**config.mk**
```make
export PLATFORM = sky130hd
export DESIGN_NAME = ahb_slave
export DESIGN_NICKNAME = ahb_slave
export VERILOG_FILES = /design/flow/design.v
export SDC_FILE = /design/flow/constraint.sdc
export NUM_CORES = 4
export LEC_CHECK = 0
export ABC_AREA = 1
export CAP_MARGIN = 20
export CELL_PAD_IN_SITES_DETAIL_PLACEMENT = 2
export CELL_PAD_IN_SITES_GLOBAL_PLACEMENT = 2
export CORE_ASPECT_RATIO = 0.71
export CORE_MARGIN = 9
export CORE_UTILIZATION = 40
export CTS_CLUSTER_SIZE = 28
export GPL_TIMING_DRIVEN = 0
export HOLD_SLACK_MARGIN = 0.21
export MAX_ROUTING_LAYER = met4
export MIN_ROUTING_LAYER = met2
export PLACE_DENSITY_LB_ADDON = 0.02
export SETUP_SLACK_MARGIN = 0.4
export SLEW_MARGIN = 10
export TNS_END_PERCENT = 45
```
**constraint.sdc**
```tcl
create_clock -name core_clock -period 7.08 [get_ports {HCLK}]
set_input_delay 1.4160 -clock core_clock [delete_from_list [all_inputs] [get_ports {HCLK}]]
set_output_delay 1.4160 -clock core_clock [all_outputs]
set_load 0.01 [all_outputs]
```
**design.v**
```verilog
module ahb_slave_controller (
    input  wire        HCLK,         
    input  wire        HRESETn,      
    input  wire        HWRITE,       
    input  wire [1:0]  HTRANS,       
    input  wire        HSEL,         
    input  logic [31:0] HADDR,       
    input  logic [2:0]  HSIZE,       
    input  logic [2:0]  HBURST,      
    input  logic [3:0]  HPROT,       
    input  logic        HMASTLOCK,   
    input  logic [3:0]  HWSTRB,      
    input  logic [31:0] HWDATA,      
    output logic       HREADY,       
    output logic       HRESP,        
    output logic [31:0] HRDATA,      
    output logic [31:0] addr,        
    output logic [2:0]  size,        
    output logic [2:0]  burst,       
    output logic [3:0]  prot,        
    output logic        mastlock,    
    output logic [3:0]  strb,        
    output logic [31:0] write_data,  
    input  logic [31:0] read_data,   
    output logic        write_read,  
    output logic        transfer_valid,  
    input  logic        error_flag   
);
    logic trans_type_reg;
    logic addr_phase_valid;
    logic data_phase_valid;
    typedef enum logic [1:0] {
        IDLE = 2'b00,
        DATA_PHASE = 2'b01,
        ERROR = 2'b10
    } state_t;
    state_t state, next_state;
    assign addr_phase_valid = HSEL && (HTRANS == 2'b10 || HTRANS == 2'b11);
    assign data_phase_valid = (state == DATA_PHASE);
    always_ff @(posedge HCLK or negedge HRESETn) begin
        if (!HRESETn) begin
            trans_type_reg <= 1'b0;
            addr <= 32'b0;
            size <= 3'b0;
            burst <= 3'b0;
            prot <= 4'b0;
            mastlock <= 1'b0;
            strb <= 4'b0;
        end else begin
            if (addr_phase_valid && HREADY) begin
                trans_type_reg <= HWRITE;
                addr <= HADDR;
                size <= HSIZE;
                burst <= HBURST;
                prot <= HPROT;
                mastlock <= HMASTLOCK;
                strb <= HWSTRB;
            end
        end
    end
    assign write_data = HWDATA;
    assign HRDATA = read_data;
    always_ff @(posedge HCLK or negedge HRESETn) begin
        if (!HRESETn) begin
            state <= IDLE;
        end else begin
            state <= next_state;
        end
    end
    always_comb begin
        write_read = 1'b0;
        transfer_valid = 1'b0;
        HRESP = 1'b0;
        HREADY = 1'b1;
        next_state = state;
        case (state)
            IDLE: begin
                if (addr_phase_valid) begin
                    next_state = DATA_PHASE;
                    HREADY = 1'b1;  
                end
            end
            DATA_PHASE: begin
                write_read = trans_type_reg;  
                transfer_valid = 1'b1;        
                if (error_flag) begin
                    HRESP = 1'b1;            
                    next_state = ERROR;
                    HREADY = 1'b0;           
                end else if (addr_phase_valid) begin
                    next_state = DATA_PHASE;  
                    HREADY = 1'b1;
                end else begin
                    next_state = IDLE;       
                    HREADY = 1'b1;
                end
            end
            ERROR: begin
                HRESP = 1'b1;        
                HREADY = 1'b1;       
                if (addr_phase_valid)
                    next_state = DATA_PHASE;
                else
                    next_state = IDLE;
            end
            default: begin
                next_state = IDLE;
            end
        endcase
    end
endmodule
module ahb_slave_reg_file (
    input  logic        HCLK,         
    input  logic        HRESETn,      
    input  logic [31:0] addr,         
    input  logic [2:0]  size,         
    input  logic [2:0]  burst,        
    input  logic [3:0]  prot,         
    input  logic        mastlock,     
    input  logic [3:0]  strb,         
    input  logic [31:0] write_data,   
    output logic [31:0] read_data,    
    input  logic        write_read,      
    input  logic        transfer_valid,  
    output logic        error_flag,   
    output logic [31:0] tdr_o,        
    output logic [31:0] lcr_o,        
    output logic [31:0] ocr_o,        
    output logic [31:0] fcr_o,        
    output logic [31:0] ier_o,        
    output logic [31:0] hcr_o,        
    input  logic [31:0] rdr_i,        
    input  logic [31:0] lsr_i,        
    input  logic [31:0] iir_i         
);
    logic [31:0] addr_reg;
    logic [2:0]  size_reg;
    logic [3:0]  strb_reg;
    assign addr_reg = addr;
    assign size_reg = size;
    assign strb_reg = strb;
    typedef enum logic [11:0] {
        ADDR_TDR = 12'h000,
        ADDR_RDR = 12'h004,
        ADDR_LCR = 12'h008,
        ADDR_OCR = 12'h00C,
        ADDR_LSR = 12'h010,
        ADDR_FCR = 12'h014,
        ADDR_IER = 12'h018,
        ADDR_IIR = 12'h01C,
        ADDR_HCR = 12'h020
    } apb_addr_e;
    function automatic logic check_alignment(input logic [31:0] address, input logic [2:0] transfer_size);
        case (transfer_size)
            3'b000: check_alignment = 1'b1;                     
            3'b001: check_alignment = (address[0] == 1'b0);     
            3'b010: check_alignment = (address[1:0] == 2'b00);  
            default: check_alignment = 1'b0;                    
        endcase
    endfunction
    always_comb begin
        error_flag = 1'b0;
        if (transfer_valid) begin
            if (addr_reg[31:12] != 20'h0 || 
                (addr_reg[11:0] != ADDR_TDR && 
                 addr_reg[11:0] != ADDR_RDR && 
                 addr_reg[11:0] != ADDR_LCR && 
                 addr_reg[11:0] != ADDR_OCR && 
                 addr_reg[11:0] != ADDR_LSR && 
                 addr_reg[11:0] != ADDR_FCR && 
                 addr_reg[11:0] != ADDR_IER && 
                 addr_reg[11:0] != ADDR_IIR && 
                 addr_reg[11:0] != ADDR_HCR)) begin
                error_flag = 1'b1;
            end
            if (!check_alignment(addr_reg, size_reg)) begin
                error_flag = 1'b1;
            end
            if (size_reg > 3'b010) begin  
                error_flag = 1'b1;
            end
            if (write_read && (addr_reg[11:0] == ADDR_RDR || 
                              addr_reg[11:0] == ADDR_LSR || 
                              addr_reg[11:0] == ADDR_IIR)) begin
                error_flag = 1'b1;
            end
        end
    end
    always_ff @(posedge HCLK or negedge HRESETn) begin
        if (!HRESETn) begin
            tdr_o <= 32'b0;
            lcr_o <= 32'b0;
            ocr_o <= 32'b0;
            fcr_o <= 32'b0;
            ier_o <= 32'b0;
            hcr_o <= 32'b0;
        end else if (write_read && !error_flag && transfer_valid) begin
            unique case (addr_reg[11:0])
                ADDR_TDR: begin
                    if (strb_reg[0]) tdr_o[7:0]   <= write_data[7:0];
                    if (strb_reg[1]) tdr_o[15:8]  <= write_data[15:8];
                    if (strb_reg[2]) tdr_o[23:16] <= write_data[23:16];
                    if (strb_reg[3]) tdr_o[31:24] <= write_data[31:24];
                end
                ADDR_LCR: begin
                    if (strb_reg[0]) lcr_o[7:0]   <= write_data[7:0];
                    if (strb_reg[1]) lcr_o[15:8]  <= write_data[15:8];
                    if (strb_reg[2]) lcr_o[23:16] <= write_data[23:16];
                    if (strb_reg[3]) lcr_o[31:24] <= write_data[31:24];
                end
                ADDR_OCR: begin
                    if (strb_reg[0]) ocr_o[7:0]   <= write_data[7:0];
                    if (strb_reg[1]) ocr_o[15:8]  <= write_data[15:8];
                    if (strb_reg[2]) ocr_o[23:16] <= write_data[23:16];
                    if (strb_reg[3]) ocr_o[31:24] <= write_data[31:24];
                end
                ADDR_FCR: begin
                    if (strb_reg[0]) fcr_o[7:0]   <= write_data[7:0];
                    if (strb_reg[1]) fcr_o[15:8]  <= write_data[15:8];
                    if (strb_reg[2]) fcr_o[23:16] <= write_data[23:16];
                    if (strb_reg[3]) fcr_o[31:24] <= write_data[31:24];
                end
                ADDR_IER: begin
                    if (strb_reg[0]) ier_o[7:0]   <= write_data[7:0];
                    if (strb_reg[1]) ier_o[15:8]  <= write_data[15:8];
                    if (strb_reg[2]) ier_o[23:16] <= write_data[23:16];
                    if (strb_reg[3]) ier_o[31:24] <= write_data[31:24];
                end
                ADDR_HCR: begin
                    if (strb_reg[0]) hcr_o[7:0]   <= write_data[7:0];
                    if (strb_reg[1]) hcr_o[15:8]  <= write_data[15:8];
                    if (strb_reg[2]) hcr_o[23:16] <= write_data[23:16];
                    if (strb_reg[3]) hcr_o[31:24] <= write_data[31:24];
                end
                default: ;  
            endcase
        end
    end
    always_comb begin
        read_data = 32'b0;
        if (!write_read && !error_flag && transfer_valid) begin
            unique case (addr_reg[11:0])
                ADDR_TDR: read_data = tdr_o;
                ADDR_RDR: read_data = rdr_i;
                ADDR_LCR: read_data = lcr_o;
                ADDR_OCR: read_data = ocr_o;
                ADDR_LSR: read_data = lsr_i;
                ADDR_FCR: read_data = fcr_o;
                ADDR_IER: read_data = ier_o;
                ADDR_IIR: read_data = iir_i;
                ADDR_HCR: read_data = hcr_o;
                default: read_data = 32'b0;
            endcase
        end
    end
endmodule
module ahb_slave (
    input  wire        HCLK,         
    input  wire        HRESETn,      
    input  wire [31:0] HADDR,        
    input  wire        HWRITE,       
    input  wire [2:0]  HSIZE,        
    input  wire [2:0]  HBURST,       
    input  wire [3:0]  HPROT,        
    input  wire [1:0]  HTRANS,       
    input  wire        HMASTLOCK,    
    input  wire        HSEL,         
    input  wire [31:0] HWDATA,       
    output wire [31:0] HRDATA,       
    output wire        HREADY,       
    output wire        HRESP,        
    input  wire [3:0]  HWSTRB,       
    output wire [31:0] tdr_o,        
    output wire [31:0] lcr_o,        
    output wire [31:0] ocr_o,        
    output wire [31:0] fcr_o,        
    output wire [31:0] ier_o,        
    output wire [31:0] hcr_o,        
    input  wire [31:0] rdr_i,        
    input  wire [31:0] lsr_i,        
    input  wire [31:0] iir_i         
);
    logic        write_read;      
    logic        error_flag;      
    logic        transfer_valid;  
    logic [31:0] addr;            
    logic [2:0]  size;            
    logic [2:0]  burst;           
    logic [3:0]  prot;            
    logic        mastlock;        
    logic [3:0]  strb;            
    logic [31:0] write_data;      
    logic [31:0] read_data;       
    ahb_slave_controller u_controller (
        .HCLK(HCLK),
        .HRESETn(HRESETn),
        .HWRITE(HWRITE),
        .HTRANS(HTRANS),
        .HSEL(HSEL),
        .HADDR(HADDR),
        .HSIZE(HSIZE),
        .HBURST(HBURST),
        .HPROT(HPROT),
        .HMASTLOCK(HMASTLOCK),
        .HWSTRB(HWSTRB),
        .HWDATA(HWDATA),
        .HREADY(HREADY),
        .HRESP(HRESP),
        .HRDATA(HRDATA),
        .addr(addr),
        .size(size),
        .burst(burst),
        .prot(prot),
        .mastlock(mastlock),
        .strb(strb),
        .write_data(write_data),
        .read_data(read_data),
        .write_read(write_read),
        .transfer_valid(transfer_valid),
        .error_flag(error_flag)
    );
    ahb_slave_reg_file u_reg_file (
        .HCLK(HCLK),
        .HRESETn(HRESETn),
        .addr(addr),
        .size(size),
        .burst(burst),
        .prot(prot),
        .mastlock(mastlock),
        .strb(strb),
        .write_data(write_data),
        .read_data(read_data),
        .write_read(write_read),
        .transfer_valid(transfer_valid),
        .error_flag(error_flag),
        .tdr_o(tdr_o),
        .lcr_o(lcr_o),
        .ocr_o(ocr_o),
        .fcr_o(fcr_o),
        .ier_o(ier_o),
        .hcr_o(hcr_o),
        .rdr_i(rdr_i),
        .lsr_i(lsr_i),
        .iir_i(iir_i)
    );
endmodule
```
**run.sh**
```bash
#!/bin/bash
# the make line also repeats each setting of config.mk as NAME=value (left out here)
make -C /OpenROAD-flow-scripts/flow DESIGN_CONFIG=/design/flow/config.mk WORK_HOME=/design/flow/orfs CLKGATE_MAP_FILE= finish
```
==> flow_summary.json, run 1 <==
{
  "edf_count": 0,
  "syn_nets": 1828,
  "synth-warning-count": 2,
  "lastStage": "global placement (3_3_place_gp)",
  "mux_share": 0,
  "fp_util": 0.4070,
  "dieHeight_um": 164.5,
  "outcome": "did not finish",
  "ys_sh_xor": 0,
  "synth-cells-yosys": 1647,
  "stop_error": "[ERROR FLW-0024] Place density exceeds 1.0 (current PLACE_DENSITY_LB_ADDON =  0.02). Please check if the value of  PLACE_DENSITY_LB_ADDON is between 0 and 0.99.",
  "synthAoiAreaFrac": 0.02680,
  "fp.dieW_um": 224.3,
  "ys.flops": 235,
  "top_area_cell": "dfrtp_1",
  "post-synth-top-count-cell": "nand2_1",
  "ys_types": 28,
  "synthSimpleGateAreaFrac": 0.4366,
  "synthCells": 1647,
  "chip_area_sq_um": 36900,
  "syn_area_sq_um": 12090,
  "adder_share": 0,
  "io_pins": 407,
  "synthTopCellsByArea": "dfrtp_1 (48%), nand2_1 (22%), nand3_1 (14%), nor2_1 (3.8%), nand4_1 (2.5%)",
  "top_logic_kind": "simple AND/OR/NAND/NOR gates",
  "synthArstFlopShare": 1.000,
  "ys_seq_frac": 0.4864,
  "top_area_frac": 0.4843,
  "common_cells": "nand2_1 (697), nand3_1 (328), dfrtp_1 (234)",
  "ys.flop_type": "dfrtp_1",
  "num_rows": 53,
  "coreArea_sq_um": 29710,
  "avgSynthCellArea_sq_um": 7.342,
  "ys_area_sq_um": 12090
}
==> run 2: changes to the inputs <==
ABC_AREA = 0   (was 1)
CELL_PAD_IN_SITES_DETAIL_PLACEMENT = not set   (was 2)
CELL_PAD_IN_SITES_GLOBAL_PLACEMENT = not set   (was 2)
CORE_ASPECT_RATIO = 0.68   (was 0.71)
CORE_MARGIN = 4   (was 9)
CORE_UTILIZATION = 72   (was 40)
CTS_CLUSTER_SIZE = 35   (was 28)
GPL_TIMING_DRIVEN = not set   (was 0)
HOLD_SLACK_MARGIN = not set   (was 0.21)
MAX_ROUTING_LAYER = not set   (was met4)
MIN_ROUTING_LAYER = not set   (was met2)
PLACE_DENSITY_LB_ADDON = 0.27   (was 0.02)
SETUP_SLACK_MARGIN = 0.32   (was 0.4)
TNS_END_PERCENT = not set   (was 45)
clock period = 2.72 ns   (was 7.08 ns; I/O delays follow)
==> flow_summary.json, run 2 <==
{
  "outcome": "did not finish",
  "lastStage": "global placement (3_3_place_gp)",
  "stop_error": "[ERROR FLW-0024] Place density exceeds 1.0 (current PLACE_DENSITY_LB_ADDON =  0.27). Please check if the value of  PLACE_DENSITY_LB_ADDON is between 0 and 0.99.",
  "synthSimpleGateAreaFrac": 0.1380,
  "top_area_cell": "dfrtp_1",
  "post-synth-top-count-cell": "dfrtp_1",
  "common_cells": "dfrtp_1 (234), mux2_2 (136), nand2_1 (84)",
  "io_pins": 407,
  "synth-warning-count": 2,
  "ys_sh_xor": 0.0006898,
  "ys_area_sq_um": 12700,
  "mux_share": 0.2209,
  "syn_area_sq_um": 12700,
  "ys_types": 72,
  "num_rows": 39,
  "syn_nets": 1235,
  "synthAoiAreaFrac": 0.1447,
  "synthCells": 1054,
  "ys_seq_frac": 0.4632,
  "dieHeight_um": 117.5,
  "avgSynthCellArea_sq_um": 12.05,
  "ys.flop_type": "dfrtp_1",
  "top_area_frac": 0.4612,
  "adder_share": 0,
  "coreArea_sq_um": 17030,
  "synthArstFlopShare": 1.000,
  "chip_area_sq_um": 19860,
  "synth-cells-yosys": 1054,
  "edf_count": 0,
  "fp_util": 0.7456,
  "fp.dieW_um": 169.0,
  "synthTopCellsByArea": "dfrtp_1 (46%), mux2_2 (12%), mux2_4 (7.6%), nand4_4 (3.4%), a22oi_1 (2.7%)",
  "ys.flops": 235,
  "top_logic_kind": "multiplexers"
}
==> run 3: changes to the inputs <==
ABC_AREA = 1   (was 0)
CORE_ASPECT_RATIO = not set   (was 0.68)
CORE_MARGIN = 2   (was 4)
CORE_UTILIZATION = 68   (was 72)
CTS_CLUSTER_SIZE = 53   (was 35)
PLACE_DENSITY_LB_ADDON = not set   (was 0.27)
SETUP_SLACK_MARGIN = -0.05   (was 0.32)
clock period = 3.12 ns   (was 2.72 ns; I/O delays follow)
==> flow_summary.json, run 3 <==
{
  "synthArstFlopShare": 1.000,
  "top_area_frac": 0.4843,
  "ys_types": 28,
  "chip_area_sq_um": 18870,
  "ys.flops": 235,
  "outcome": "did not finish",
  "ys.flop_type": "dfrtp_1",
  "adder_share": 0,
  "synth-warning-count": 2,
  "ys_seq_frac": 0.4864,
  "syn_area_sq_um": 12090,
  "ys_area_sq_um": 12090,
  "dieHeight_um": 137.4,
  "io_pins": 407,
  "synth-cells-yosys": 1647,
  "post-synth-top-count-cell": "nand2_1",
  "synthSimpleGateAreaFrac": 0.4366,
  "synthTopCellsByArea": "dfrtp_1 (48%), nand2_1 (22%), nand3_1 (14%), nor2_1 (3.8%), nand4_1 (2.5%)",
  "syn_nets": 1828,
  "synthCells": 1647,
  "lastStage": "global placement (3_3_place_gp)",
  "edf_count": 0,
  "num_rows": 48,
  "top_logic_kind": "simple AND/OR/NAND/NOR gates",
  "mux_share": 0,
  "synthAoiAreaFrac": 0.02680,
  "fp_util": 0.6967,
  "stop_error": "[ERROR GPL-0301] Utilization 102.040 % exceeds 100%.",
  "coreArea_sq_um": 17360,
  "fp.dieW_um": 137.4,
  "top_area_cell": "dfrtp_1",
  "avgSynthCellArea_sq_um": 7.342,
  "ys_sh_xor": 0,
  "common_cells": "nand2_1 (697), nand3_1 (328), dfrtp_1 (234)"
}
==> run 4: changes to the inputs <==
CAP_MARGIN = 0   (was 20)
CELL_PAD_IN_SITES_DETAIL_PLACEMENT = 2   (was not set)
CELL_PAD_IN_SITES_GLOBAL_PLACEMENT = 2   (was not set)
CORE_ASPECT_RATIO = 0.59   (was not set)
CORE_MARGIN = 9   (was 2)
CORE_UTILIZATION = 40   (was 68)
CTS_CLUSTER_SIZE = 36   (was 53)
GPL_TIMING_DRIVEN = 1   (was not set)
HOLD_SLACK_MARGIN = 0.13   (was not set)
MAX_ROUTING_LAYER = met4   (was not set)
MIN_ROUTING_LAYER = met1   (was not set)
PLACE_DENSITY_LB_ADDON = 0.02   (was not set)
SETUP_SLACK_MARGIN = 0.4   (was -0.05)
TNS_END_PERCENT = 45   (was not set)
clock period = 7.08 ns   (was 3.12 ns; I/O delays follow)
==> flow_summary.json, run 4 <==
{
  "outcome": "did not finish",
  "lastStage": "global placement (3_3_place_gp)",
  "stop_error": "[ERROR FLW-0024] Place density exceeds 1.0 (current PLACE_DENSITY_LB_ADDON =  0.02). Please check if the value of  PLACE_DENSITY_LB_ADDON is between 0 and 0.99.",
  "fp_util": 0.4100,
  "ys_area_sq_um": 12090,
  "top_area_frac": 0.4843,
  "syn_nets": 1828,
  "io_pins": 407,
  "coreArea_sq_um": 29490,
  "synthCells": 1647,
  "synthSimpleGateAreaFrac": 0.4366,
  "edf_count": 0,
  "ys_seq_frac": 0.4864,
  "fp.dieW_um": 244.4,
  "chip_area_sq_um": 37030,
  "dieHeight_um": 151.6,
  "ys_sh_xor": 0,
  "syn_area_sq_um": 12090,
  "ys.flop_type": "dfrtp_1",
  "mux_share": 0,
  "synth-warning-count": 2,
  "avgSynthCellArea_sq_um": 7.342,
  "num_rows": 48,
  "ys_types": 28,
  "synthArstFlopShare": 1.000,
  "adder_share": 0,
  "ys.flops": 235,
  "common_cells": "nand2_1 (697), nand3_1 (328), dfrtp_1 (234)",
  "synthTopCellsByArea": "dfrtp_1 (48%), nand2_1 (22%), nand3_1 (14%), nor2_1 (3.8%), nand4_1 (2.5%)",
  "top_area_cell": "dfrtp_1",
  "top_logic_kind": "simple AND/OR/NAND/NOR gates",
  "synth-cells-yosys": 1647,
  "synthAoiAreaFrac": 0.02680,
  "post-synth-top-count-cell": "nand2_1"
}
==> run 5: changes to the inputs <==
CAP_MARGIN = 20   (was 0)
CELL_PAD_IN_SITES_DETAIL_PLACEMENT = not set   (was 2)
CELL_PAD_IN_SITES_GLOBAL_PLACEMENT = not set   (was 2)
CORE_ASPECT_RATIO = not set   (was 0.59)
CORE_MARGIN = 2   (was 9)
CORE_UTILIZATION = 68   (was 40)
CTS_CLUSTER_DIAMETER = 376   (was not set)
CTS_CLUSTER_SIZE = 95   (was 36)
GPL_TIMING_DRIVEN = not set   (was 1)
HOLD_SLACK_MARGIN = not set   (was 0.13)
MAX_ROUTING_LAYER = not set   (was met4)
MIN_ROUTING_LAYER = not set   (was met1)
PLACE_DENSITY_LB_ADDON = not set   (was 0.02)
SETUP_SLACK_MARGIN = not set   (was 0.4)
SLEW_MARGIN = 20   (was 10)
TNS_END_PERCENT = not set   (was 45)
clock period = 3.71 ns   (was 7.08 ns; I/O delays follow)
==> flow_summary.json, run 5 <==
{
  "outcome": "did not finish",
  "lastStage": "global placement (3_3_place_gp)",
  "stop_error": "[ERROR GPL-0301] Utilization 102.040 % exceeds 100%.",
  "fp.dieW_um": 137.4,
  "post-synth-top-count-cell": "nand2_1",
  "coreArea_sq_um": 17360,
  "fp_util": 0.6967,
  "synthTopCellsByArea": "dfrtp_1 (48%), nand2_1 (22%), nand3_1 (14%), nor2_1 (3.8%), nand4_1 (2.5%)",
  "synth-warning-count": 2,
  "top_area_frac": 0.4843,
  "ys_types": 28,
  "synthCells": 1647,
  "synthSimpleGateAreaFrac": 0.4366,
  "synthAoiAreaFrac": 0.02680,
  "ys.flop_type": "dfrtp_1",
  "ys_sh_xor": 0,
  "syn_nets": 1828,
  "edf_count": 0,
  "mux_share": 0,
  "top_area_cell": "dfrtp_1",
  "dieHeight_um": 137.4,
  "io_pins": 407,
  "top_logic_kind": "simple AND/OR/NAND/NOR gates",
  "adder_share": 0,
  "common_cells": "nand2_1 (697), nand3_1 (328), dfrtp_1 (234)",
  "num_rows": 48,
  "syn_area_sq_um": 12090,
  "avgSynthCellArea_sq_um": 7.342,
  "ys.flops": 235,
  "chip_area_sq_um": 18870,
  "synthArstFlopShare": 1.000,
  "synth-cells-yosys": 1647,
  "ys_area_sq_um": 12090,
  "ys_seq_frac": 0.4864
}
==> run 6: changes to the inputs <==
CORE_UTILIZATION = 70   (was 68)
CTS_CLUSTER_DIAMETER = 202   (was 376)
CTS_CLUSTER_SIZE = 53   (was 95)
PLACE_DENSITY_LB_ADDON = 0.27   (was not set)
SETUP_SLACK_MARGIN = -0.05   (was not set)
SLEW_MARGIN = 10   (was 20)
clock period = 3.36 ns   (was 3.71 ns; I/O delays follow)
==> flow_summary.json, run 6 <==
{
  "outcome": "did not finish",
  "lastStage": "global placement (3_3_place_gp)",
  "stop_error": "[ERROR FLW-0024] Place density exceeds 1.0 (current PLACE_DENSITY_LB_ADDON =  0.27). Please check if the value of  PLACE_DENSITY_LB_ADDON is between 0 and 0.99.",
  "syn_area_sq_um": 12090,
  "fp_util": 0.7064,
  "synthTopCellsByArea": "dfrtp_1 (48%), nand2_1 (22%), nand3_1 (14%), nor2_1 (3.8%), nand4_1 (2.5%)",
  "chip_area_sq_um": 18340,
  "ys.flop_type": "dfrtp_1",
  "ys_seq_frac": 0.4864,
  "synthAoiAreaFrac": 0.02680,
  "top_logic_kind": "simple AND/OR/NAND/NOR gates",
  "ys_types": 28,
  "adder_share": 0,
  "num_rows": 48,
  "coreArea_sq_um": 17120,
  "top_area_frac": 0.4843,
  "fp.dieW_um": 135.4,
  "common_cells": "nand2_1 (697), nand3_1 (328), dfrtp_1 (234)",
  "ys_area_sq_um": 12090,
  "top_area_cell": "dfrtp_1",
  "synthArstFlopShare": 1.000,
  "synth-cells-yosys": 1647,
  "dieHeight_um": 135.4,
  "ys_sh_xor": 0,
  "syn_nets": 1828,
  "synth-warning-count": 2,
  "mux_share": 0,
  "synthCells": 1647,
  "io_pins": 407,
  "synthSimpleGateAreaFrac": 0.4366,
  "edf_count": 0,
  "post-synth-top-count-cell": "nand2_1",
  "avgSynthCellArea_sq_um": 7.342,
  "ys.flops": 235
}
==> run 7: changes to the inputs <==
CORE_ASPECT_RATIO = 0.5   (was not set)
CORE_UTILIZATION = 64   (was 70)
CTS_CLUSTER_DIAMETER = 376   (was 202)
CTS_CLUSTER_SIZE = 100   (was 53)
PLACE_DENSITY = 0.35   (was not set)
PLACE_DENSITY_LB_ADDON = not set   (was 0.27)
SETUP_SLACK_MARGIN = not set   (was -0.05)
SLEW_MARGIN = 20   (was 10)
clock period = 2.97 ns   (was 3.36 ns; I/O delays follow)
==> flow_summary.json, run 7 <==
{
  "synthSimpleGateAreaFrac": 0.4366,
  "synthAoiAreaFrac": 0.02680,
  "cts_max_level": 1,
  "coreArea_sq_um": 18440,
  "common_cells": "nand2_1 (697), nand3_1 (328), dfrtp_1 (234)",
  "syn_nets": 1828,
  "fp.dieW_um": 198.4,
  "ys_types": 28,
  "top_area_cell": "dfrtp_1",
  "place_hpwl_um": 35810,
  "adder_share": 0,
  "ys.flop_type": "dfrtp_1",
  "edf_count": 0,
  "io_pins": 407,
  "clock_path_buffers": 3,
  "io_buffer_count": 397,
  "root_buffer": "clkbuf_16",
  "synth-warning-count": 2,
  "lastStage": "global routing (5_1_grt)",
  "synthArstFlopShare": 1.000,
  "post-place-ws_ns": -0.1491,
  "synthCells": 1647,
  "outcome": "did not finish",
  "gp_congestion": 0.9676,
  "synthTopCellsByArea": "dfrtp_1 (48%), nand2_1 (22%), nand3_1 (14%), nor2_1 (3.8%), nand4_1 (2.5%)",
  "ys.flops": 235,
  "synth-cells-yosys": 1647,
  "chip_area_sq_um": 20080,
  "cts_sinks": 235,
  "cts_buffers": 6,
  "num_rows": 35,
  "syn_area_sq_um": 12090,
  "ys_seq_frac": 0.4864,
  "dieHeight_um": 101.2,
  "mux_share": 0,
  "post-synth-top-count-cell": "nand2_1",
  "ys_area_sq_um": 12090,
  "top_logic_kind": "simple AND/OR/NAND/NOR gates",
  "top_area_frac": 0.4843,
  "ys_sh_xor": 0,
  "fp_util": 0.6559,
  "dp.cells": 2300,
  "avgSynthCellArea_sq_um": 7.342
}
[run 7: repair_timing]
item,CTS
resized,117
pin swaps,3
hold buffers,1
cloned,1
hold endpoints to repair,54
setup endpoints to repair,34
buffers inserted,7
[run 7: per-stage QoR]
step,util,hold WS (ns),instance area [sq um],setup TNS [ns]
2_1_floorplan,-,0.2984,12090,0
3_3_place_gp,0.9093,0.4544,16760,0
3_5_place_dp,0.9093,0.4588,16760,-3.226
4_1_cts,0.9289,0.4943,17130,-10.23
==> run 8: changes to the inputs <==
ABC_AREA = not set   (was 1)
CORE_ASPECT_RATIO = not set   (was 0.5)
CORE_UTILIZATION = 65   (was 64)
CTS_CLUSTER_DIAMETER = not set   (was 376)
CTS_CLUSTER_SIZE = 59   (was 100)
PLACE_DENSITY = not set   (was 0.35)
SETUP_SLACK_MARGIN = 0.56   (was not set)
clock period = 2.15 ns   (was 2.97 ns; I/O delays follow)
==> flow_summary.json, run 8 <==
{
  "num_rows": 51,
  "io_pins": 407,
  "dp.cells": 1802,
  "syn_nets": 1235,
  "ys_area_sq_um": 12700,
  "synth-cells-yosys": 1054,
  "outcome": "did not finish",
  "coreArea_sq_um": 19330,
  "dieHeight_um": 143.8,
  "lastStage": "clock tree synthesis (4_1_cts)",
  "edf_count": 0,
  "ys.flop_type": "dfrtp_1",
  "synthCells": 1054,
  "synthArstFlopShare": 1.000,
  "ys_seq_frac": 0.4632,
  "place_hpwl_um": 45970,
  "syn_area_sq_um": 12700,
  "io_buffer_count": 397,
  "synthSimpleGateAreaFrac": 0.1380,
  "top_logic_kind": "multiplexers",
  "ys_types": 72,
  "adder_share": 0,
  "synthAoiAreaFrac": 0.1447,
  "mux_share": 0.2209,
  "post-synth-top-count-cell": "dfrtp_1",
  "avgSynthCellArea_sq_um": 12.05,
  "common_cells": "dfrtp_1 (234), mux2_2 (136), nand2_1 (84)",
  "top_area_cell": "dfrtp_1",
  "fp.dieW_um": 143.8,
  "fp_util": 0.6567,
  "synth-warning-count": 2,
  "synthTopCellsByArea": "dfrtp_1 (46%), mux2_2 (12%), mux2_4 (7.6%), nand4_4 (3.4%), a22oi_1 (2.7%)",
  "gp_congestion": 0.9653,
  "top_area_frac": 0.4612,
  "ys.flops": 235,
  "ys_sh_xor": 0.0006898,
  "post-place-ws_ns": -1.103,
  "chip_area_sq_um": 20670,
  "stop_error": "[ERROR DPL-0038] Utilization greater than 100%, impossible to legalize"
}
[run 8: per-stage QoR]
| stage | cell area, sq um | utilization | power [uW] |
|---|---|---|---|
| 3_3_place_gp | 18590 | 0.9616 | 7776 |
| 3_5_place_dp | 18590 | 0.9616 | 8077 |
| 2_1_floorplan | 13120 | - | 6223 |
==> run 9: changes to the inputs <==
ABC_AREA = 1   (was not set)
CORE_UTILIZATION = 72   (was 65)
CTS_CLUSTER_DIAMETER = 158   (was not set)
CTS_CLUSTER_SIZE = 53   (was 59)
MAX_ROUTING_LAYER = met4   (was not set)
PLACE_DENSITY_LB_ADDON = 0.27   (was not set)
SETUP_SLACK_MARGIN = -0.05   (was 0.56)
SLEW_MARGIN = 40   (was 20)
TNS_END_PERCENT = 5   (was not set)
clock period = 3.25 ns   (was 2.15 ns; I/O delays follow)
==> flow_summary.json, run 9 <==
{
  "coreArea_sq_um": 16520,
  "top_area_frac": 0.4843,
  "synthTopCellsByArea": "dfrtp_1 (48%), nand2_1 (22%), nand3_1 (14%), nor2_1 (3.8%), nand4_1 (2.5%)",
  "fp.dieW_um": 133.6,
  "common_cells": "nand2_1 (697), nand3_1 (328), dfrtp_1 (234)",
  "outcome": "did not finish",
  "dieHeight_um": 133.6,
  "post-synth-top-count-cell": "nand2_1",
  "ys_sh_xor": 0,
  "avgSynthCellArea_sq_um": 7.342,
  "fp_util": 0.7317,
  "ys_types": 28,
  "ys.flop_type": "dfrtp_1",
  "syn_area_sq_um": 12090,
  "ys_area_sq_um": 12090,
  "synthAoiAreaFrac": 0.02680,
  "edf_count": 0,
  "stop_error": "[ERROR FLW-0024] Place density exceeds 1.0 (current PLACE_DENSITY_LB_ADDON =  0.27). Please check if the value of  PLACE_DENSITY_LB_ADDON is between 0 and 0.99.",
  "synthCells": 1647,
  "synthSimpleGateAreaFrac": 0.4366,
  "num_rows": 47,
  "synth-cells-yosys": 1647,
  "ys_seq_frac": 0.4864,
  "syn_nets": 1828,
  "synth-warning-count": 2,
  "synthArstFlopShare": 1.000,
  "top_logic_kind": "simple AND/OR/NAND/NOR gates",
  "chip_area_sq_um": 17850,
  "lastStage": "global placement (3_3_place_gp)",
  "top_area_cell": "dfrtp_1",
  "ys.flops": 235,
  "mux_share": 0,
  "io_pins": 407,
  "adder_share": 0
}
==> run 10: changes to the inputs <==
CAP_MARGIN = 40   (was 20)
CORE_ASPECT_RATIO = 0.5   (was not set)
CTS_CLUSTER_DIAMETER = 347   (was 158)
CTS_CLUSTER_SIZE = 93   (was 53)
HOLD_SLACK_MARGIN = -0.04   (was not set)
MAX_ROUTING_LAYER = not set   (was met4)
PLACE_DENSITY_LB_ADDON = not set   (was 0.27)
SETUP_SLACK_MARGIN = 0.84   (was -0.05)
SLEW_MARGIN = 20   (was 40)
TNS_END_PERCENT = 10   (was 5)
clock period = 3.48 ns   (was 3.25 ns; I/O delays follow)
==> flow_summary.json, run 10 <==
{
  "fp_util": 0.7377,
  "ys.flops": 235,
  "post-synth-top-count-cell": "nand2_1",
  "synthCells": 1647,
  "fp.dieW_um": 187.3,
  "ys_types": 28,
  "synth-warning-count": 2,
  "ys.flop_type": "dfrtp_1",
  "common_cells": "nand2_1 (697), nand3_1 (328), dfrtp_1 (234)",
  "top_logic_kind": "simple AND/OR/NAND/NOR gates",
  "ys_sh_xor": 0,
  "ys_seq_frac": 0.4864,
  "num_rows": 33,
  "edf_count": 0,
  "avgSynthCellArea_sq_um": 7.342,
  "syn_nets": 1828,
  "synth-cells-yosys": 1647,
  "dieHeight_um": 95.64,
  "syn_area_sq_um": 12090,
  "adder_share": 0,
  "coreArea_sq_um": 16390,
  "synthTopCellsByArea": "dfrtp_1 (48%), nand2_1 (22%), nand3_1 (14%), nor2_1 (3.8%), nand4_1 (2.5%)",
  "ys_area_sq_um": 12090,
  "io_pins": 407,
  "top_area_cell": "dfrtp_1",
  "chip_area_sq_um": 17910,
  "lastStage": "global placement (3_3_place_gp)",
  "outcome": "did not finish",
  "stop_error": "[ERROR GPL-0301] Utilization 108.167 % exceeds 100%.",
  "synthArstFlopShare": 1.000,
  "synthAoiAreaFrac": 0.02680,
  "synthSimpleGateAreaFrac": 0.4366,
  "top_area_frac": 0.4843,
  "mux_share": 0
}
==> run 11: changes to the inputs <==
ABC_AREA = not set   (was 1)
CAP_MARGIN = 20   (was 40)
CORE_ASPECT_RATIO = not set   (was 0.5)
CORE_UTILIZATION = 16   (was 72)
CTS_CLUSTER_DIAMETER = not set   (was 347)
CTS_CLUSTER_SIZE = not set   (was 93)
HOLD_SLACK_MARGIN = not set   (was -0.04)
SETUP_SLACK_MARGIN = not set   (was 0.84)
TNS_END_PERCENT = not set   (was 10)
clock period = 7.61 ns   (was 3.48 ns; I/O delays follow)
==> flow_summary.json, run 11 <==
{
  "outcome": "complete, no violations",
  "critPathMaxStageDelay_ns": 0.89,
  "syn_nets": 1235,
  "worstMarginPinSlew_ns": 1.246,
  "num-nets-final": 1617,
  "crit_start": "u_controller.addr[4]$_DFFE_PN0P_",
  "finalNonFillerCells": 2515,
  "synthSimpleGateAreaFrac": 0.1380,
  "routed_wl_um": 64860,
  "p_seq_frac": 0.414,
  "period_used_share": 0.8038,
  "r2r_slack_ns": 3.91,
  "edf_count": 0,
  "use_met2": 0.2350,
  "worst_path_most_repeated_cell": "buf_4",
  "crit_chain": "buf_4, or4b_2, nor3_4, buf_4, o2bb2ai_1, a221oi_1, a21oi_1, clkdlybuf4s50_1",
  "busiest_layer": "met2",
  "grt_max_degree": 152,
  "cts_resized": 0,
  "path_clk_slew_ns": 0.06,
  "cp_num_buf_inv": 3,
  "min-delay-start": "u_reg_file.ier_o[5]$_DFFE_PN0P_",
  "whs_ns": 0.5306,
  "coreArea_sq_um": 78740,
  "reg2reg_depth": 6,
  "grt_first_pass_wirelength_um": 89810,
  "adder_share": 0,
  "grt_util_met1": 0.2022,
  "fmax_ghz": 0.1635,
  "ir_drop_mv": 0.1588,
  "fp_util": 0.1613,
  "hold_path_depth": 1,
  "antenna_found_initial": 5,
  "dieHeight_um": 285.7,
  "hold_path_end": "u_reg_file.ier_o[5]$_DFFE_PN0P_",
  "ys.flop_type": "dfrtp_1",
  "cpLargestDelayFamily": "buffers and inverters",
  "cts_buffers": 30,
  "common_cells": "dfrtp_1 (234), mux2_2 (136), nand2_1 (84)",
  "mi_logic_area_sq_um": 6480,
  "p_comb_frac": 0.186,
  "setup_viol_count_final": 0,
  "startpoint_type": "flop",
  "fin_tns_setup_ns": 0,
  "min_period_ns": 6.117,
  "top_area_cell": "dfrtp_1",
  "synth-warning-count": 2,
  "clock_path_buffers": 3,
  "cap_viol_max_count": 0,
  "grt_use_met3": 0.04434,
  "worst-path-stages": 8,
  "ys_area_sq_um": 12700,
  "num_vias": 11387,
  "top_logic_kind": "multiplexers",
  "worst_slack_ns": 1.493,
  "netSwitchingPower_uw": 1073,
  "drtIter0Drc": 993,
  "post-place-ws_ns": 2.040,
  "p_int_uw": 2508,
  "seq_cell_power_uw": 1480,
  "cts_tree": "yes",
  "flop_area_sq_um": 5884,
  "io_pins": 407,
  "io_buffer_count": 397,
  "final_antenna_net_count": 0,
  "synth-cells-yosys": 1054,
  "overflow": 0,
  "rsz0062_at_grt": "false",
  "nFillCells": 8253,
  "place_hpwl_um": 46540,
  "fp.dieW_um": 285.7,
  "viasPerCell": 4.528,
  "first_global_vias": 11471,
  "ys.flops": 235,
  "required_ns": 6.09,
  "cts_sinks": 235,
  "post_cts_buffers": 0,
  "synthCells": 1054,
  "powerDensity_nw_per_um2": 189.2,
  "clock_skew_ns": 0.05273,
  "relSlewSlack": 0.1632,
  "ys_seq_frac": 0.4632,
  "worstSkewPairLatency_ns": 0.61,
  "firstDrtPassIters": 7,
  "comb-power_uw": 667,
  "path_max_fanout": 28,
  "hold_viol": 0,
  "top_area_frac": 0.4612,
  "dp.cells": 2454,
  "cts_max_level": 1,
  "ys_sh_xor": 0.0006898,
  "reg2reg_from": "u_controller.addr[0]$_DFFE_PN0P_",
  "worstPathArrival_ns": 4.59,
  "wl_per_cell_um": 25.79,
  "hold_path.class": "reg2reg",
  "synthArstFlopShare": 1.000,
  "num_rows": 103,
  "p_leak_uw": 0.007236,
  "clock_power_uw": 1430,
  "syn_area_sq_um": 12700,
  "post-synth-top-count-cell": "dfrtp_1",
  "end_kind": "output pin",
  "root_buffer": "clkbuf_16",
  "synthAoiAreaFrac": 0.1447,
  "critPathKind": "reg2out",
  "switching_share": 0.2996,
  "ys_types": 72,
  "power.clock.fraction": 0.400,
  "endpoint": "HRDATA[16]",
  "synthTopCellsByArea": "dfrtp_1 (46%), mux2_2 (12%), mux2_4 (7.6%), nand4_4 (3.4%), a22oi_1 (2.7%)",
  "grt_usage": 0.1523,
  "warning_count": 39,
  "syn2layout_area_growth_pct": 49.10,
  "avgSynthCellArea_sq_um": 12.05,
  "chip_area_sq_um": 81630,
  "crit_slowest_cell": "dfrtp_2",
  "ctsHoldBuffers": 0,
  "maxPowerGroup": "sequential cells",
  "mux_share": 0.2209,
  "r2r-end": "u_reg_file.ier_o[15]$_DFFE_PN0P_",
  "gp_congestion": 0.8519,
  "drc_errors": 0,
  "finalMaxSlewViolations": 0
}
[run 11: area by class of cell]
class                           instances  share of cell area
Multi-Input combinational cell        735              0.3423
Sequential cell                       235              0.3108
Timing Repair Buffer                  431              0.2243
Tap cell                             1050             0.06939
Clock buffer                           44             0.04613
Clock inverter                         11            0.005684
Antenna cell                            6           0.0007931
Inverter                                3           0.0005948
[run 11: stage by stage]
step	utilization	total power [uW]	instance area, sq um
after floorplan	-	1753	12700
after global placement	0.2278	2154	17940
after detailed placement	0.2278	2172	17940
after CTS	0.2402	3637	18920
after global routing	0.2402	3731	18920
final	0.2404	3581	18930
[run 11: routing by layer]
metal	vias up	wire length, um
li1	4867	-
met1	5813	27760
met2	578	28720
met3	121	5783
met4	8	2546
met5	-	43
==> run 12: changes to the inputs <==
ABC_AREA = 0   (was not set)
CELL_PAD_IN_SITES_DETAIL_PLACEMENT = 1   (was not set)
CELL_PAD_IN_SITES_GLOBAL_PLACEMENT = 1   (was not set)
CORE_ASPECT_RATIO = 0.7   (was not set)
CORE_UTILIZATION = 67   (was 16)
MAX_ROUTING_LAYER = met5   (was not set)
MIN_ROUTING_LAYER = met1   (was not set)
PLACE_DENSITY_LB_ADDON = 0.27   (was not set)
SETUP_SLACK_MARGIN = 1.52   (was not set)
TNS_END_PERCENT = 100   (was not set)
clock period = 7.6 ns   (was 7.61 ns; I/O delays follow)
==> flow_summary.json, run 12 <==
{
  "ys.flop_type": "dfrtp_1",
  "dieHeight_um": 119.2,
  "top_logic_kind": "multiplexers",
  "io_pins": 407,
  "ys_sh_xor": 0.0006898,
  "lastStage": "global placement (3_3_place_gp)",
  "mux_share": 0.2209,
  "avgSynthCellArea_sq_um": 12.05,
  "ys_area_sq_um": 12700,
  "synthSimpleGateAreaFrac": 0.1380,
  "post-synth-top-count-cell": "dfrtp_1",
  "synth-warning-count": 2,
  "stop_error": "[ERROR FLW-0024] Place density exceeds 1.0 (current PLACE_DENSITY_LB_ADDON =  0.27). Please check if the value of  PLACE_DENSITY_LB_ADDON is between 0 and 0.99.",
  "fp.dieW_um": 168.5,
  "top_area_cell": "dfrtp_1",
  "coreArea_sq_um": 18760,
  "common_cells": "dfrtp_1 (234), mux2_2 (136), nand2_1 (84)",
  "syn_nets": 1235,
  "synthTopCellsByArea": "dfrtp_1 (46%), mux2_2 (12%), mux2_4 (7.6%), nand4_4 (3.4%), a22oi_1 (2.7%)",
  "top_area_frac": 0.4612,
  "synth-cells-yosys": 1054,
  "synthArstFlopShare": 1.000,
  "outcome": "did not finish",
  "chip_area_sq_um": 20090,
  "ys_seq_frac": 0.4632,
  "synthCells": 1054,
  "ys.flops": 235,
  "ys_types": 72,
  "fp_util": 0.6768,
  "num_rows": 42,
  "edf_count": 0,
  "syn_area_sq_um": 12700,
  "adder_share": 0,
  "synthAoiAreaFrac": 0.1447
}
==> run 13: changes to the inputs <==
ABC_AREA = 1   (was 0)
CELL_PAD_IN_SITES_DETAIL_PLACEMENT = not set   (was 1)
CELL_PAD_IN_SITES_GLOBAL_PLACEMENT = not set   (was 1)
CORE_ASPECT_RATIO = 0.9   (was 0.7)
CORE_UTILIZATION = 72   (was 67)
CTS_CLUSTER_DIAMETER = 314   (was not set)
CTS_CLUSTER_SIZE = 15   (was not set)
HOLD_SLACK_MARGIN = -0.09   (was not set)
MAX_ROUTING_LAYER = met4   (was met5)
MIN_ROUTING_LAYER = not set   (was met1)
SETUP_SLACK_MARGIN = 0.32   (was 1.52)
SLEW_MARGIN = 10   (was 20)
TNS_END_PERCENT = not set   (was 100)
clock period = 2.37 ns   (was 7.6 ns; I/O delays follow)
==> flow_summary.json, run 13 <==
{
  "post-synth-top-count-cell": "nand2_1",
  "avgSynthCellArea_sq_um": 7.342,
  "mux_share": 0,
  "lastStage": "global placement (3_3_place_gp)",
  "top_area_frac": 0.4843,
  "synthCells": 1647,
  "outcome": "did not finish",
  "ys_area_sq_um": 12090,
  "ys.flops": 235,
  "io_pins": 407,
  "dieHeight_um": 126.9,
  "num_rows": 44,
  "chip_area_sq_um": 17850,
  "synthAoiAreaFrac": 0.02680,
  "synthSimpleGateAreaFrac": 0.4366,
  "ys_seq_frac": 0.4864,
  "synthTopCellsByArea": "dfrtp_1 (48%), nand2_1 (22%), nand3_1 (14%), nor2_1 (3.8%), nand4_1 (2.5%)",
  "top_area_cell": "dfrtp_1",
  "synth-warning-count": 2,
  "ys.flop_type": "dfrtp_1",
  "top_logic_kind": "simple AND/OR/NAND/NOR gates",
  "common_cells": "nand2_1 (697), nand3_1 (328), dfrtp_1 (234)",
  "fp.dieW_um": 140.6,
  "ys_types": 28,
  "syn_nets": 1828,
  "syn_area_sq_um": 12090,
  "edf_count": 0,
  "stop_error": "[ERROR FLW-0024] Place density exceeds 1.0 (current PLACE_DENSITY_LB_ADDON =  0.27). Please check if the value of  PLACE_DENSITY_LB_ADDON is between 0 and 0.99.",
  "coreArea_sq_um": 16300,
  "synth-cells-yosys": 1647,
  "fp_util": 0.7420,
  "ys_sh_xor": 0,
  "synthArstFlopShare": 1.000,
  "adder_share": 0
}
==> run 14: changes to the inputs <==
CORE_ASPECT_RATIO = not set   (was 0.9)
CORE_UTILIZATION = 57   (was 72)
CTS_CLUSTER_DIAMETER = not set   (was 314)
CTS_CLUSTER_SIZE = 53   (was 15)
HOLD_SLACK_MARGIN = not set   (was -0.09)
PLACE_DENSITY_LB_ADDON = 0.19   (was 0.27)
SETUP_SLACK_MARGIN = not set   (was 0.32)
SLEW_MARGIN = 40   (was 10)
TNS_END_PERCENT = 5   (was not set)
clock period = 2.89 ns   (was 2.37 ns; I/O delays follow)
==> flow_summary.json, run 14 <==
{
  "outcome": "complete, but fails checks",
  "failed_checks": "setup timing",
  "seq_cell_power_uw": 3480,
  "dp.cells": 2322,
  "final_antenna_net_count": 0,
  "synth-cells-yosys": 1647,
  "finalNonFillerCells": 2397,
  "ys_seq_frac": 0.4864,
  "synthSimpleGateAreaFrac": 0.4366,
  "coreArea_sq_um": 20890,
  "cap_viol_max_count": 0,
  "grt_max_degree": 97,
  "hold_viol": 0,
  "syn_area_sq_um": 12090,
  "clock_path_buffers": 3,
  "setup_viol_count_final": 33,
  "overflow": 0,
  "crit_slowest_cell": "dfrtp_1",
  "io_pins": 407,
  "r2r_slack_ns": 0.25,
  "worstSkewPairLatency_ns": 0.53,
  "adder_share": 0,
  "synthArstFlopShare": 1.000,
  "end_kind": "output pin",
  "p_seq_frac": 0.431,
  "ys.flops": 235,
  "min_period_ns": 3.233,
  "worstPathArrival_ns": 2.65,
  "cts_buffers": 25,
  "required_ns": 2.31,
  "path_max_fanout": 7,
  "routed_wl_um": 51890,
  "fin_area_sq_um": 18200,
  "switching_share": 0.2694,
  "place_hpwl_um": 33990,
  "fp_util": 0.5789,
  "p_leak_uw": 0.008542,
  "hold_path.class": "in2async",
  "cts_sinks": 235,
  "drc_errors": 0,
  "placed_area_sq_um": 16820,
  "top_area_frac": 0.4843,
  "cts_tree": "yes",
  "dieHeight_um": 149.6,
  "drtIter0Drc": 1830,
  "gp_congestion": 0.9748,
  "netSwitchingPower_uw": 2175,
  "common_cells": "nand2_1 (697), nand3_1 (328), dfrtp_1 (234)",
  "antenna_found_initial": 0,
  "post-place-ws_ns": -0.1298,
  "clock_skew_ns": 0.01251,
  "cp_num_buf_inv": 4,
  "period_used_share": 1.119,
  "ys_sh_xor": 0,
  "comb-power_uw": 1250,
  "syn_nets": 1828,
  "p_int_uw": 5897,
  "r2r-end": "u_reg_file.ier_o[17]$_DFFE_PN0P_",
  "grt_usage": 0.4656,
  "cts_max_level": 1,
  "critPathKind": "reg2out",
  "mux_share": 0,
  "startpoint_type": "flop",
  "synth-warning-count": 2,
  "reg2reg_depth": 11,
  "nFillCells": 1157,
  "avgSynthCellArea_sq_um": 7.342,
  "p_comb_frac": 0.154,
  "critPathMaxStageDelay_ns": 0.39,
  "relSlewSlack": 0.5694,
  "top_logic_kind": "simple AND/OR/NAND/NOR gates",
  "worst_slack_ns": -0.3428,
  "whs_ns": 0.04147,
  "fp.dieW_um": 149.6,
  "ir_drop_mv": 0.5186,
  "chip_area_sq_um": 22390,
  "power.clock.fraction": 0.415,
  "finalMaxSlewViolations": 0,
  "path_clk_slew_ns": 0.06,
  "top_area_cell": "dfrtp_1",
  "maxPowerGroup": "sequential cells",
  "ys.flop_type": "dfrtp_1",
  "reg2reg_from": "u_controller.addr[8]$_DFFE_PN0P_",
  "diodes": 0,
  "endpoint": "HRDATA[14]",
  "root_buffer": "clkbuf_16",
  "powerDensity_nw_per_um2": 443.6,
  "cpLargestDelayFamily": "simple AND/OR/NAND/NOR gates",
  "ys_area_sq_um": 12090,
  "num_vias": 14738,
  "synthAoiAreaFrac": 0.02680,
  "worst_path_most_repeated_cell": "nand2_2",
  "wl_per_cell_um": 21.65,
  "edf_count": 0,
  "syn2layout_area_growth_pct": 50.51,
  "warning_count": 37,
  "fmax_ghz": 0.3093,
  "num-nets-final": 2284,
  "synthTopCellsByArea": "dfrtp_1 (48%), nand2_1 (22%), nand3_1 (14%), nor2_1 (3.8%), nand4_1 (2.5%)",
  "grt_first_pass_wirelength_um": 77560,
  "rsz0062_at_grt": "true",
  "first_global_vias": 14115,
  "firstDrtPassIters": 6,
  "num_rows": 53,
  "ctsHoldBuffers": 0,
  "crit_start": "u_controller.addr[8]$_DFFE_PN0P_",
  "io_buffer_count": 397,
  "worstMarginPinSlew_ns": 0.6460,
  "viasPerCell": 6.149,
  "crit_chain": "nor2_2, nand2_2, buf_6, nor2_4, o21ai_2, nand3_2, nand2_2, nand2_2, nand3_4, buf_12, buf_6, nor2_1, buf_2",
  "worst-path-stages": 13,
  "post-synth-top-count-cell": "nand2_1",
  "ys_types": 28,
  "synthCells": 1647,
  "clock_power_uw": 3350
}
## run 14: area by class of cell
cell class              count  area [sq um]  share of cell area
repair buffers            512          5105              0.2805
inverters                  43         166.4            0.009144
well taps                 275         344.1             0.01891
clock inverters            12         152.6            0.008388
multi-input cells        1286          5837              0.3207
clock buffers              34         709.4             0.03898
flip-flops and latches    235          5884              0.3233
## run 14: per-stage QoR
| stage | total power (uW) | util | TNS, ns |
|---|---|---|---|
| floorplan | 3947 | - | 0 |
| global placement | 4560 | 0.8052 | -0.08711 |
| detailed placement | 4589 | 0.8052 | -0.8636 |
| CTS | 7959 | 0.8646 | -6.030 |
| global route | 8292 | 0.8712 | -11.93 |
| finish | 8072 | 0.8712 | -8.158 |
## run 14: metal layers
| metal | wire (um) | vias to the layer above | GRT usage |
|---|---|---|---|
| met4 | 3591 | 0 | 0.2762 |
| met1 | 17380 | 6853 | 0.5537 |
| li1 | - | 6337 | - |
| met2 | 23810 | 1226 | 0.7209 |
| met3 | 7115 | 322 | 0.1152 |
| met5 | 0 | - | - |
## run 14: what timing repair did
action | 4_1_cts | 5_1_grt
pin swaps | 6 | 10
cloned | 5 | 1
buffers inserted | 17 | 7
resized | 154 | 74
endpoints found under the setup margin | 34 | 34
==> run 15: changes to the inputs <==
CAP_MARGIN = 5   (was 20)
CORE_UTILIZATION = 67   (was 57)
CTS_CLUSTER_DIAMETER = 286   (was not set)
CTS_CLUSTER_SIZE = 61   (was 53)
HOLD_SLACK_MARGIN = -0.08   (was not set)
MAX_ROUTING_LAYER = not set   (was met4)
PLACE_DENSITY_LB_ADDON = not set   (was 0.19)
SLEW_MARGIN = 20   (was 40)
TNS_END_PERCENT = 100   (was 5)
clock period = 3.49 ns   (was 2.89 ns; I/O delays follow)
==> flow_summary.json, run 15 <==
{
  "edf_count": 0,
  "cts_sinks": 235,
  "top_area_cell": "dfrtp_1",
  "synth-warning-count": 2,
  "ys_types": 28,
  "grt_usage": 0.8686,
  "adder_share": 0,
  "root_buffer": "clkbuf_16",
  "fp.dieW_um": 138.3,
  "outcome": "did not finish",
  "ys.flop_type": "dfrtp_1",
  "overflow": 103,
  "fp_util": 0.6777,
  "mux_share": 0,
  "gp_congestion": 0.9423,
  "synthTopCellsByArea": "dfrtp_1 (48%), nand2_1 (22%), nand3_1 (14%), nor2_1 (3.8%), nand4_1 (2.5%)",
  "stop_error": "[ERROR GRT-0232] Routing congestion too high. Check the congestion heatmap in the GUI.",
  "lastStage": "global routing (5_1_grt)",
  "ys_sh_xor": 0,
  "io_buffer_count": 397,
  "num_rows": 49,
  "placed_area_sq_um": 16450,
  "synthCells": 1647,
  "synthAoiAreaFrac": 0.02680,
  "ys_seq_frac": 0.4864,
  "chip_area_sq_um": 19140,
  "top_area_frac": 0.4843,
  "avgSynthCellArea_sq_um": 7.342,
  "coreArea_sq_um": 17840,
  "ys.flops": 235,
  "top_logic_kind": "simple AND/OR/NAND/NOR gates",
  "syn_nets": 1828,
  "clock_path_buffers": 3,
  "syn_area_sq_um": 12090,
  "synthSimpleGateAreaFrac": 0.4366,
  "synth-cells-yosys": 1647,
  "ys_area_sq_um": 12090,
  "cts_max_level": 1,
  "synthArstFlopShare": 1.000,
  "cts_buffers": 7,
  "place_hpwl_um": 35790,
  "common_cells": "nand2_1 (697), nand3_1 (328), dfrtp_1 (234)",
  "io_pins": 407,
  "post-synth-top-count-cell": "nand2_1",
  "dieHeight_um": 138.3
}
## run 15: through the flow
stage / std cells / worst slack, ns / util
floorplan: 1647 / 0.8791 / -
global placement: 2242 / 0.1529 / 0.9223
detailed placement: 2242 / 0.02601 / 0.9223
CTS: 2267 / -0.1536 / 0.9490
## run 15: what timing repair did
action,in CTS
setup endpoints to repair,34
setup buffers,13
resized,59
hold buffers,0
cloned,4
endpoints found under the hold margin,0
pin swaps,2
## run 15: metal layers
layer,track usage,GRT overflow
met5,0.2531,0
met4,0.9211,54
met3,0.7568,2
met2,0.9919,44
met1,0.8681,3
==> run 16: changes to the inputs <==
ABC_AREA = 0   (was 1)
CAP_MARGIN = 20   (was 5)
CELL_PAD_IN_SITES_DETAIL_PLACEMENT = 1   (was not set)
CORE_UTILIZATION = 54   (was 67)
CTS_CLUSTER_DIAMETER = not set   (was 286)
CTS_CLUSTER_SIZE = not set   (was 61)
HOLD_SLACK_MARGIN = not set   (was -0.08)
MIN_ROUTING_LAYER = met2   (was not set)
PLACE_DENSITY = 0.67   (was not set)
SETUP_SLACK_MARGIN = 0.39   (was not set)
TNS_END_PERCENT = not set   (was 100)
clock period = 2.81 ns   (was 3.49 ns; I/O delays follow)
==> flow_summary.json, run 16 <==
{
  "mux_share": 0.2209,
  "ys_seq_frac": 0.4632,
  "synth-warning-count": 2,
  "ys_types": 72,
  "io_buffer_count": 397,
  "ys.flop_type": "dfrtp_1",
  "adder_share": 0,
  "ys.flops": 235,
  "top_area_frac": 0.4612,
  "avgSynthCellArea_sq_um": 12.05,
  "ys_area_sq_um": 12700,
  "edf_count": 0,
  "num_rows": 56,
  "io_pins": 407,
  "synthSimpleGateAreaFrac": 0.1380,
  "top_logic_kind": "multiplexers",
  "coreArea_sq_um": 23260,
  "synthArstFlopShare": 1.000,
  "chip_area_sq_um": 24760,
  "ys_sh_xor": 0.0006898,
  "fp_util": 0.5458,
  "lastStage": "detailed placement (3_5_place_dp)",
  "syn_area_sq_um": 12700,
  "top_area_cell": "dfrtp_1",
  "common_cells": "dfrtp_1 (234), mux2_2 (136), nand2_1 (84)",
  "syn_nets": 1235,
  "synthTopCellsByArea": "dfrtp_1 (46%), mux2_2 (12%), mux2_4 (7.6%), nand4_4 (3.4%), a22oi_1 (2.7%)",
  "stop_error": "[ERROR DPL-0033] detailed placement checks failed during check placement.",
  "outcome": "did not finish",
  "fp.dieW_um": 157.3,
  "synthAoiAreaFrac": 0.1447,
  "synthCells": 1054,
  "dieHeight_um": 157.3,
  "synth-cells-yosys": 1054,
  "gp_congestion": 0.9412,
  "post-synth-top-count-cell": "dfrtp_1"
}
==> run 16: stage by stage <==
| stage | TNS (ns) | hold WS [ns] | instance area (sq um) |
|---|---|---|---|
| floorplan | -2.649 | 0.2664 | 13080 |
| global placement | -13.81 | 0.5105 | 18570 |
==> run 17: changes to the inputs <==
ABC_AREA = not set   (was 0)
CELL_PAD_IN_SITES_DETAIL_PLACEMENT = not set   (was 1)
CORE_UTILIZATION = 67   (was 54)
CTS_CLUSTER_DIAMETER = 233   (was not set)
CTS_CLUSTER_SIZE = 74   (was not set)
MIN_ROUTING_LAYER = not set   (was met2)
PLACE_DENSITY = not set   (was 0.67)
SETUP_SLACK_MARGIN = -0.15   (was 0.39)
clock period = 3.2 ns   (was 2.81 ns; I/O delays follow)
==> flow_summary.json, run 17 <==
{
  "synth-cells-yosys": 1054,
  "lastStage": "clock tree synthesis (4_1_cts)",
  "ys_area_sq_um": 12700,
  "synthSimpleGateAreaFrac": 0.1380,
  "mux_share": 0.2209,
  "outcome": "did not finish",
  "syn_nets": 1235,
  "synthAoiAreaFrac": 0.1447,
  "synth-warning-count": 2,
  "avgSynthCellArea_sq_um": 12.05,
  "synthArstFlopShare": 1.000,
  "edf_count": 0,
  "fp_util": 0.6811,
  "ys_sh_xor": 0.0006898,
  "post-synth-top-count-cell": "dfrtp_1",
  "ys.flops": 235,
  "io_pins": 407,
  "top_logic_kind": "multiplexers",
  "adder_share": 0,
  "gp_congestion": 0.9725,
  "top_area_frac": 0.4612,
  "stop_error": "[ERROR DPL-0033] detailed placement checks failed during check placement.",
  "num_rows": 50,
  "ys_types": 72,
  "ys.flop_type": "dfrtp_1",
  "synthTopCellsByArea": "dfrtp_1 (46%), mux2_2 (12%), mux2_4 (7.6%), nand4_4 (3.4%), a22oi_1 (2.7%)",
  "ys_seq_frac": 0.4632,
  "fp.dieW_um": 141.7,
  "syn_area_sq_um": 12700,
  "place_hpwl_um": 43690,
  "coreArea_sq_um": 18640,
  "top_area_cell": "dfrtp_1",
  "synthCells": 1054,
  "post-place-ws_ns": -0.5244,
  "common_cells": "dfrtp_1 (234), mux2_2 (136), nand2_1 (84)",
  "chip_area_sq_um": 20070,
  "io_buffer_count": 397,
  "dieHeight_um": 141.7
}
## run 17: through the flow
stage / cell area (sq um) / instances / util / power (uW) / TNS, ns
2_1_floorplan: 12700 / 1054 / - / 4168 / 0
3_3_place_gp: 17920 / 1741 / 0.9615 / 5142 / -6.683
3_5_place_dp: 17920 / 1741 / 0.9615 / 5323 / -13.78
==> run 18: changes to the inputs <==
CORE_UTILIZATION = 58   (was 67)
CTS_CLUSTER_DIAMETER = not set   (was 233)
CTS_CLUSTER_SIZE = 42   (was 74)
HOLD_SLACK_MARGIN = -0.06   (was not set)
SETUP_SLACK_MARGIN = not set   (was -0.15)
TNS_END_PERCENT = 5   (was not set)
clock period = 2.76 ns   (was 3.2 ns; I/O delays follow)
==> flow_summary.json, run 18 <==
{
  "adder_share": 0,
  "cts_max_level": 1,
  "syn_nets": 1235,
  "fmax_ghz": 0.2800,
  "cp_num_buf_inv": 3,
  "failed_checks": "hold timing, setup timing",
  "ys_seq_frac": 0.4632,
  "edf_count": 0,
  "comb-power_uw": 2200,
  "grt_first_pass_wirelength_um": 80100,
  "power.clock.fraction": 0.344,
  "ys.flop_type": "dfrtp_1",
  "ir_drop_mv": 0.4571,
  "r2r_slack_ns": -0.03,
  "crit_slowest_cell": "or4_4",
  "crit_start": "u_controller.size[2]$_DFFE_PN0P_",
  "drc_errors": 0,
  "worst_slack_ns": -0.8111,
  "ys.flops": 235,
  "rsz0062_at_grt": "true",
  "num_rows": 54,
  "switching_share": 0.2929,
  "relSlewSlack": 0.4772,
  "overflow": 0,
  "ys_area_sq_um": 12700,
  "clock_path_buffers": 3,
  "synthTopCellsByArea": "dfrtp_1 (46%), mux2_2 (12%), mux2_4 (7.6%), nand4_4 (3.4%), a22oi_1 (2.7%)",
  "cts_buffers": 25,
  "setup_viol_count_final": 61,
  "coreArea_sq_um": 21690,
  "maxPowerGroup": "sequential cells",
  "p_int_uw": 6691,
  "finalMaxSlewViolations": 0,
  "hold_path.class": "in2async",
  "required_ns": 2.21,
  "netSwitchingPower_uw": 2771,
  "min_period_ns": 3.571,
  "root_buffer": "clkbuf_16",
  "r2r-end": "u_reg_file.fcr_o[12]$_DFFE_PN0P_",
  "p_seq_frac": 0.424,
  "top_logic_kind": "multiplexers",
  "synth-cells-yosys": 1054,
  "ys_sh_xor": 0.0006898,
  "synth-warning-count": 2,
  "avgSynthCellArea_sq_um": 12.05,
  "worstMarginPinSlew_ns": 0.7842,
  "io_buffer_count": 397,
  "worst_path_most_repeated_cell": "buf_12",
  "end_kind": "output pin",
  "num_vias": 12484,
  "worstSkewPairLatency_ns": 0.55,
  "synthCells": 1054,
  "hold_viol": 36,
  "fp.dieW_um": 152.0,
  "syn2layout_area_growth_pct": 51.45,
  "synthAoiAreaFrac": 0.1447,
  "synthArstFlopShare": 1.000,
  "p_comb_frac": 0.232,
  "ys_types": 72,
  "top_area_cell": "dfrtp_1",
  "startpoint_type": "flop",
  "path_max_fanout": 7,
  "reg2reg_from": "u_controller.size[2]$_DFFE_PN0P_",
  "path_clk_slew_ns": 0.06,
  "period_used_share": 1.294,
  "finish.utilization": 0.8866,
  "reg2reg_depth": 7,
  "cap_viol_max_count": 0,
  "finalNonFillerCells": 1860,
  "grt_max_degree": 84,
  "endpoint": "HRDATA[19]",
  "antenna_found_initial": 2,
  "p_leak_uw": 0.007978,
  "fp_util": 0.5854,
  "common_cells": "dfrtp_1 (234), mux2_2 (136), nand2_1 (84)",
  "dieHeight_um": 152.0,
  "num-nets-final": 1743,
  "io_pins": 407,
  "powerDensity_nw_per_um2": 492.0,
  "critPathMaxStageDelay_ns": 0.54,
  "drtIter0Drc": 1311,
  "worstPathArrival_ns": 3.02,
  "syn_area_sq_um": 12700,
  "top_area_frac": 0.4612,
  "cts_sinks": 235,
  "first_global_vias": 12800,
  "clock_power_uw": 3250,
  "post-synth-top-count-cell": "dfrtp_1",
  "wl_per_cell_um": 28.43,
  "grt_usage": 0.4496,
  "seq_cell_power_uw": 4010,
  "cpLargestDelayFamily": "simple AND/OR/NAND/NOR gates",
  "synthSimpleGateAreaFrac": 0.1380,
  "warning_count": 40,
  "worst-path-stages": 8,
  "place_hpwl_um": 36300,
  "whs_ns": -0.05967,
  "mux_share": 0.2209,
  "chip_area_sq_um": 23090,
  "routed_wl_um": 52880,
  "cts_tree": "yes",
  "nFillCells": 975,
  "outcome": "complete, but fails checks",
  "firstDrtPassIters": 8,
  "clock_skew_ns": 0.03338,
  "dp.cells": 1807,
  "crit_chain": "or4_4, a2111oi_4, nand3b_4, or3b_4, buf_12, buf_12, a31oi_4, buf_2",
  "final_antenna_net_count": 0,
  "critPathKind": "reg2out",
  "gp_congestion": 0.9468,
  "viasPerCell": 6.712
}
==> run 18: per-stage QoR <==
step,setup WS (ns),hold slack (ns),TNS [ns],total power [uW],area [sq um]
detailed placement,-0.5707,0.5180,-17.16,6141,18410
CTS,-0.8401,-0.02641,-24.29,9380,19120
finish,-0.8111,-0.05967,-24.02,9462,19230
global placement,-0.5449,0.4964,-16.24,6063,18410
global route,-0.8530,-0.007056,-28.57,9735,19230
floorplan,-0.1333,0.2564,-3.826,4838,13010
==> run 18: cell type report <==
class	count	area (sq um)	area share
inverters	3	11.26	0.0005856
diodes	2	5.005	0.0002603
clock buffers	30	664.4	0.03455
clock inverters	13	101.3	0.005270
well taps	280	350.3	0.01822
repair buffers	562	5406	0.2812
flip-flops and latches	235	5884	0.3060
multi-input cells	735	6807	0.3540
==> run 18: repair_timing <==
action                                  4_1_cts  5_1_grt
hold buffers                                  0        0
setup buffers                                 4        4
pin swaps                                     5       13
resized                                     148       13
endpoints found under the setup margin       38       83
==> run 18: layer usage <==
metal | global-route usage | vias up | routed length [um]
met2 | 0.7304 | 988 | 25000
li1 | - | 5128 | -
met4 | 0.2630 | 0 | 3585
met1 | 0.5530 | 6108 | 18380
met5 | 0 | - | 0
met3 | 0.1027 | 260 | 5920
Power is estimated from default activity; no workload was simulated.
